Setup of run 1:
## processor
module processor(a,b,instruction,clk,rst,y);
    input [31:0] a,b;
    input [31:0] instruction;
    input clk, rst;
    wire [31:0] rs1, rs2;
    output [31:0] y;
    wire [31:0] rd;
    wire [4:0] rs1_address, rs2_address, rd_address;
    wire [6:0] opcode, p;
    wire [2:0] func;
    wire [3:0] cs;
    instruction_decoder id(instruction,opcode,clk,p,func,rs1_address,rs2_address,rd_address);
    register_bank rg(a,b,rs1_address,rs2_address,rd_address,rd,rs1,rs2,rst,clk);
    controller cn(p,func,cs);
    alu ar(rs1,rs2,cs,rd,y);
endmodule
Size: ~64 flip-flops.
make LEC_CHECK=0 CAP_MARGIN=20 CORE_MARGIN=2 CORE_UTILIZATION=58 SLEW_MARGIN=20 finish   # period 3.97 ns
run.sh (not shown) runs the stock make flow with config.mk's settings and CLKGATE_MAP_FILE=.
Run 1 did not make it past global routing, where a tool error ended it.
### run 1 -> run 2
Settings: changing CORE_UTILIZATION from 58 to 55; setting TNS_END_PERCENT to 5 for the first time; setting SETUP_SLACK_MARGIN to 0.74 for the first time; setting CTS_CLUSTER_DIAMETER to 41 for the first time; changing the clock period (ns, I/O delays scaled along) from 3.97 to 4.47.
--- outcome ---
Number of instances resized during post-cts repair (run 1 / run 2): 2.1
No crash in run 2: every stage finished, but the layout fails its final checks due to negative setup slack.
Looking at die height, run 2 sits about 2.6% above run 1.
Side by side, number of cells after detailed placement turned out lower in run 2 than in run 1.
Number of buffers inserted by post-CTS setup repair ended up 37 lower on run 2 than on run 1.
--- input diff run 2..run 3 ---
Settings: CTS_CLUSTER_DIAMETER: 41 -> unset; SETUP_SLACK_MARGIN: 0.74 -> unset; CORE_UTILIZATION: 55 -> 40; TNS_END_PERCENT: 5 -> unset; the clock period (ns, I/O delays scaled along): 4.47 -> 6.27.
==> results <==
- Both conditions hold for run 3: the flow ran to the end and the final layout passed the timing, DRC and antenna checks.
- Run 3 vs. run 2: setup slack went up 0.33 ns, sequential power lost 28%, total net switching power now smaller.
- Diff run 3 and run 2: fraction of power consumed by combinational cells higher in run 2
What run 4 does differently from run 3 at the input level:
Settings: putting SETUP_SLACK_MARGIN at 0.94 where nothing was set.
==> results <==
Slew at the pin closest to its max-slew limit (lower): run 4
Looking at wire length, run 4 sits 3.2% above run 3.
Run 4: average wire per standard cell higher than run 3
In run 4 the area overhead of the layout relative to synthesis turned out 5.5 points higher than in run 3.
Combinational cell fraction of total power (higher): run 4

Starting RTL as in the previous note.
clock: 3.3 ns
lec_check: 0
abc_area: 1
cap_margin: 20
core_margin: 2
core_utilization: 51
cts_cluster_diameter: 202
cts_cluster_size: 95
slew_margin: 20
The first run reached the layout checks and failed them: setup timing.
Rerun with:
--- a/flow/config.mk
+++ b/flow/config.mk
@@ -8 +7,0 @@
-export ABC_AREA = 1
@@ -11,3 +10 @@
-export CORE_UTILIZATION = 51
-export CTS_CLUSTER_DIAMETER = 202
-export CTS_CLUSTER_SIZE = 95
+export CORE_UTILIZATION = 40
==> flow/constraint.sdc (replaced) <==
create_clock -name core_clock -period 7.0 [get_ports {clk}]
set_input_delay 1.4000 -clock core_clock [delete_from_list [all_inputs] [get_ports {clk}]]
set_output_delay 1.4000 -clock core_clock [all_outputs]
set_load 0.01 [all_outputs]
The new run ran to the end with no violations.
Power went down by about 66%.
Synthesized cell count fell by about 36%.
Final cell count went down by 39%.
Clock power falls by about 60%.
Routed wire length drops by about 35%.
Synthesized area fell by 11%.
Combinational power goes down by about 70%.

red:
Starting RTL as in the previous note.
==> flow/config.mk <==
export PLATFORM = sky130hd
export DESIGN_NAME = processor
export DESIGN_NICKNAME = processor
export VERILOG_FILES = /design/flow/design.v
export SDC_FILE = /design/flow/constraint.sdc
export NUM_CORES = 4
export LEC_CHECK = 0
export CAP_MARGIN = 20
export CELL_PAD_IN_SITES_DETAIL_PLACEMENT = 1
export CORE_MARGIN = 2
export CORE_UTILIZATION = 40
export PLACE_DENSITY_LB_ADDON = 0.09
export SLEW_MARGIN = 35
export TNS_END_PERCENT = 50
==> flow/constraint.sdc <==
create_clock -name core_clock -period 7.0 [get_ports {clk}]
set_input_delay 1.4000 -clock core_clock [delete_from_list [all_inputs] [get_ports {clk}]]
set_output_delay 1.4000 -clock core_clock [all_outputs]
set_load 0.01 [all_outputs]
red: all stages complete, timing, DRC and antenna checks passed
> inputs changed (red -> blue)
Settings: swapping 35 for 20 in SLEW_MARGIN; swapping 40 for 58 in CORE_UTILIZATION; clearing CELL_PAD_IN_SITES_DETAIL_PLACEMENT, which used to be 1; clearing PLACE_DENSITY_LB_ADDON, which used to be 0.09; swapping 50 for 5 in TNS_END_PERCENT; putting SETUP_SLACK_MARGIN at 1.42 where nothing was set; swapping 7.0 for 4.91 in the clock period (ns, I/O delays scaled along).
### Flow results
Run comparison: blue critical path endpoint y[0]; red critical path endpoint y[24]. blue went all the way through synthesis, placement and routing and the layout is clean on timing, DRC and antenna. On critical path depth: between red and blue, it ends up lower for red. blue reports its worst setup path category as flop to primary output while red reports input pin to primary output. Synthesized cell count essentially unchanged between red and blue. In the flow results for red and blue, the count of fill cells added during filler insertion is smaller on blue. Cell count after placement (blue vs. red) decreases slightly.
--- input diff blue..green ---
Settings: TNS_END_PERCENT changed from 5 to 15; CORE_UTILIZATION changed from 58 to 40; CTS_CLUSTER_SIZE newly set to 99; CTS_CLUSTER_DIAMETER newly set to 399; SETUP_SLACK_MARGIN removed (was 1.42); the clock period (ns, I/O delays scaled along) changed from 4.91 to 7.0.
Findings:
- Between green and blue, it is green whose fraction of the core area covered by cells at the end of the flow is lower, by 27 points.
- Between blue and green, the standard-cell row count is higher for green.
- | non-clock buffer count | higher: blue |
- Sequential cell area: green vs blue identical
- In green, the final design instance area without fill came out 1200 µm² below the value in blue.
- Max final cell count across blue and green: green
- green vs blue: total wire length after detailed routing down slightly
- Against blue, power in green fell by more than a quarter.
- Changes observed in green relative to blue: post-placement worst setup slack increased by 1.07 ns relative to the old numbers, share of power burned in the clock network +1.9 points, worst setup slack went up.
Input-level comparison between orange and green:
Settings: CTS_CLUSTER_SIZE: 99 -> unset; TNS_END_PERCENT: 15 -> unset; CORE_UTILIZATION: 40 -> 58; CTS_CLUSTER_DIAMETER: 399 -> unset; the clock period (ns, I/O delays scaled along): 7.0 -> 5.74.
==> comparison <==
- Lower part of the total power dissipated in combinational logic was reported by orange, not green.
- Going from green to orange, the non-clock buffer area fraction after layout was found to have gone up by 1.2 points.
- Summary of the comparison: reported net switching power is higher in orange, relative to green.
- The lower number of buffers other than clock buffers in the final layout came out of green.

Starting RTL as in the previous note.
clock: 11.1 ns
lec_check: 0
cap_margin: 20
cell_pad_in_sites_detail_placement: 1
core_aspect_ratio: 0.67
core_margin: 7
core_utilization: 40
gpl_routability_driven: 1
hold_slack_margin: -0.01
place_density_lb_addon: 0.09
slew_margin: 10
tns_end_percent: 60
The starting point finished clean.
Rerun with:
==> flow/config.mk (replaced) <==
export PLATFORM = sky130hd
export DESIGN_NAME = processor
export DESIGN_NICKNAME = processor
export VERILOG_FILES = /design/flow/design.v
export SDC_FILE = /design/flow/constraint.sdc
export NUM_CORES = 4
export LEC_CHECK = 0
export CAP_MARGIN = 20
export CORE_MARGIN = 2
export CORE_UTILIZATION = 58
export SETUP_SLACK_MARGIN = 1.03
export SLEW_MARGIN = 20
==> flow/constraint.sdc (replaced) <==
create_clock -name core_clock -period 3.52 [get_ports {clk}]
set_input_delay 0.7040 -clock core_clock [delete_from_list [all_inputs] [get_ports {clk}]]
set_output_delay 0.7040 -clock core_clock [all_outputs]
set_load 0.01 [all_outputs]
=>
- Now the flow stopped in 5_1_grt (GRT-0116)
- die area went down by 38%
- synthesized cell count does not change
- area after synthesis does not change
Rerun with:
--- a/flow/config.mk
+++ b/flow/config.mk
@@ -7,0 +8 @@
+export ABC_AREA = 1
@@ -10,2 +11,3 @@
-export CORE_UTILIZATION = 58
-export SETUP_SLACK_MARGIN = 1.03
+export CORE_UTILIZATION = 72
+export CTS_CLUSTER_DIAMETER = 223
+export MAX_ROUTING_LAYER = met4
==> flow/constraint.sdc (replaced) <==
create_clock -name core_clock -period 4.55 [get_ports {clk}]
set_input_delay 0.9100 -clock core_clock [delete_from_list [all_inputs] [get_ports {clk}]]
set_output_delay 0.9100 -clock core_clock [all_outputs]
set_load 0.01 [all_outputs]
Result: With this change the flow completed, yet does not pass: setup timing. Synthesized area climbs by roughly a tenth. Die area drops by a little under a tenth. Synthesized cell count climbs by well over a third.

The RTL this note starts from:
==> flow/design.v <==
`timescale 1ns/1ps
module processor(a,b,instruction,clk,rst,y);
    input [31:0] a,b;
    input [31:0] instruction;
    input clk, rst;
    wire [31:0] rs1, rs2;
    output [31:0] y;
    wire [31:0] rd;
    wire [4:0] rs1_address, rs2_address, rd_address;
    wire [6:0] opcode, p;
    wire [2:0] func;
    wire [3:0] cs;
    instruction_decoder id(instruction,opcode,clk,p,func,rs1_address,rs2_address,rd_address);
    register_bank rg(a,b,rs1_address,rs2_address,rd_address,rd,rs1,rs2,rst,clk);
    controller cn(p,func,cs);
    alu ar(rs1,rs2,cs,rd,y);
endmodule
`timescale 1ns/1ps
module instruction_decoder(instruction,opcode,clk,p,func,rs1_address,rs2_address,rd_address);
    input [31:0] instruction;
    input clk;
    output reg [6:0] opcode, p;
    output reg [2:0] func;
    output reg [4:0] rs1_address, rs2_address, rd_address;
    always@(instruction) begin
        opcode = instruction[6:0];
        p = instruction[31:25];
        func = instruction[14:12];
        rs1_address = instruction[19:15];
        rs2_address = instruction[24:20];
        rd_address = instruction[11:7];
    end
endmodule
`timescale 1ns/1ps
module register_bank (a,b,rs1_address,rs2_address,rd_address,rd,rs1,rs2,rst,clk);
    input [31:0] a,b,rd;
    input [4:0] rs1_address,rs2_address,rd_address;
    input rst,clk;
    output reg [31:0] rs1,rs2;
    always@(posedge clk) begin
        if(rst==0) begin
            rs1 <= (rs1_address==rs2_address) ? b : a;
            rs2 <= b;
        end
    end
endmodule
`timescale 1ns/1ps
module controller(p,func,cs);
    input [2:0] func;
    input [6:0] p;
    output reg [3:0] cs;
    always@(func,p) begin
        cs = {p[5],func};
    end
endmodule
`timescale 1ns/1ps
module alu(rs1,rs2,cs,rd,y);
    input [3:0] cs;
    output reg [31:0] y;
    input [31:0] rs1, rs2;
    output reg [31:0] rd;
    wire signed [31:0] sA = rs1;
    wire signed [31:0] sB = rs2;
    parameter
      ADD = 4'b0000,
      SUB = 4'b1000,
      SLL = 4'b0001,
      SLT = 4'b0010,
      SLTU = 4'b0011,
      XOR = 4'b0100,
      SRL = 4'b0101,
      SRA = 4'b1101,
      OR = 4'b0110,
      AND = 4'b0111;
    always@(cs,rs1,rs2) begin
    case(cs)
        ADD: begin
            rd = rs1+rs2;
            y=rd;
        end
        SUB: begin
            rd = rs1-rs2;
            y=rd;
        end
        SLL:begin
            rd = rs1 << rs2[4:0];
            y=rd;
        end
        SLT: begin
            rd = {31'd0,(sA < sB)};
            y=rd;
        end
        SLTU: begin
            rd = {31'd0,(rs1 < rs2)};
            y=rd;
        end
        XOR: begin
            rd = rs1 ^ rs2;
            y=rd;
        end
        SRL: begin
            rd = rs1 >> rs2[4:0];
            y=rd;
        end
        SRA: begin
            rd = sA >>> rs2[4:0];
            y=rd;
        end
        OR: begin
            rd = rs1 | rs2;
            y=rd;
        end
        AND: begin
            rd = rs1 & rs2;
            y=rd;
        end
        default: begin
            rd = 0; y=rd;
        end
    endcase
    end
endmodule
make LEC_CHECK=0 ABC_AREA=1 CAP_MARGIN=20 CELL_PAD_IN_SITES_GLOBAL_PLACEMENT=1 CORE_MARGIN=2 CORE_UTILIZATION=39 CTS_CLUSTER_DIAMETER=389 CTS_CLUSTER_SIZE=100 SETUP_SLACK_MARGIN=-0.59 SLEW_MARGIN=20 TNS_END_PERCENT=25 finish   # period 7.0 ns
The first run completed with no timing, DRC or antenna violations.
Change:
- CTS_CLUSTER_DIAMETER: 389 -> 355
- SLEW_MARGIN: 20 -> 0
Clock-buffer cell count does not change.
Clock power stays flat.
Die size does not change.
Via count stays the same.
Non-clock buffer count does not change.
Routed wire length stays the same.
Cell count stays the same.
Synthesized cell count is unchanged.
Maximum frequency stays the same.
Cell area does not change.
Worst setup slack stays the same.

// processor: RTL as listed in full above, without the edits since
clock: 4.39 ns
lec_check: 0
abc_area: 0
cap_margin: 20
core_aspect_ratio: 0.66
core_margin: 2
core_utilization: 58
cts_cluster_diameter: 42
gpl_routability_driven: 1
gpl_timing_driven: 1
max_routing_layer: met4
setup_slack_margin: 0.74
slew_margin: 35
The starting point aborted during global routing.
Next try:
ABC_AREA = 1   (was 0)
CELL_PAD_IN_SITES_GLOBAL_PLACEMENT = 1   (was not set)
CORE_ASPECT_RATIO = 0.5   (was 0.66)
CORE_UTILIZATION = 39   (was 58)
CTS_CLUSTER_DIAMETER = 361   (was 42)
CTS_CLUSTER_SIZE = 100   (was not set)
GPL_ROUTABILITY_DRIVEN = not set   (was 1)
GPL_TIMING_DRIVEN = not set   (was 1)
MAX_ROUTING_LAYER = not set   (was met4)
SETUP_SLACK_MARGIN = not set   (was 0.74)
SLEW_MARGIN = 20   (was 35)
TNS_END_PERCENT = 25   (was not set)
clock period = 7.0 ns   (was 4.39 ns; I/O delays follow)
This time the run went through all stages and came out clean.
Die size goes up by well over a third.
Synthesized area increases by roughly a tenth.
Synthesized cell count goes up by well over a third.
Power and IR drop assume default switching activity.
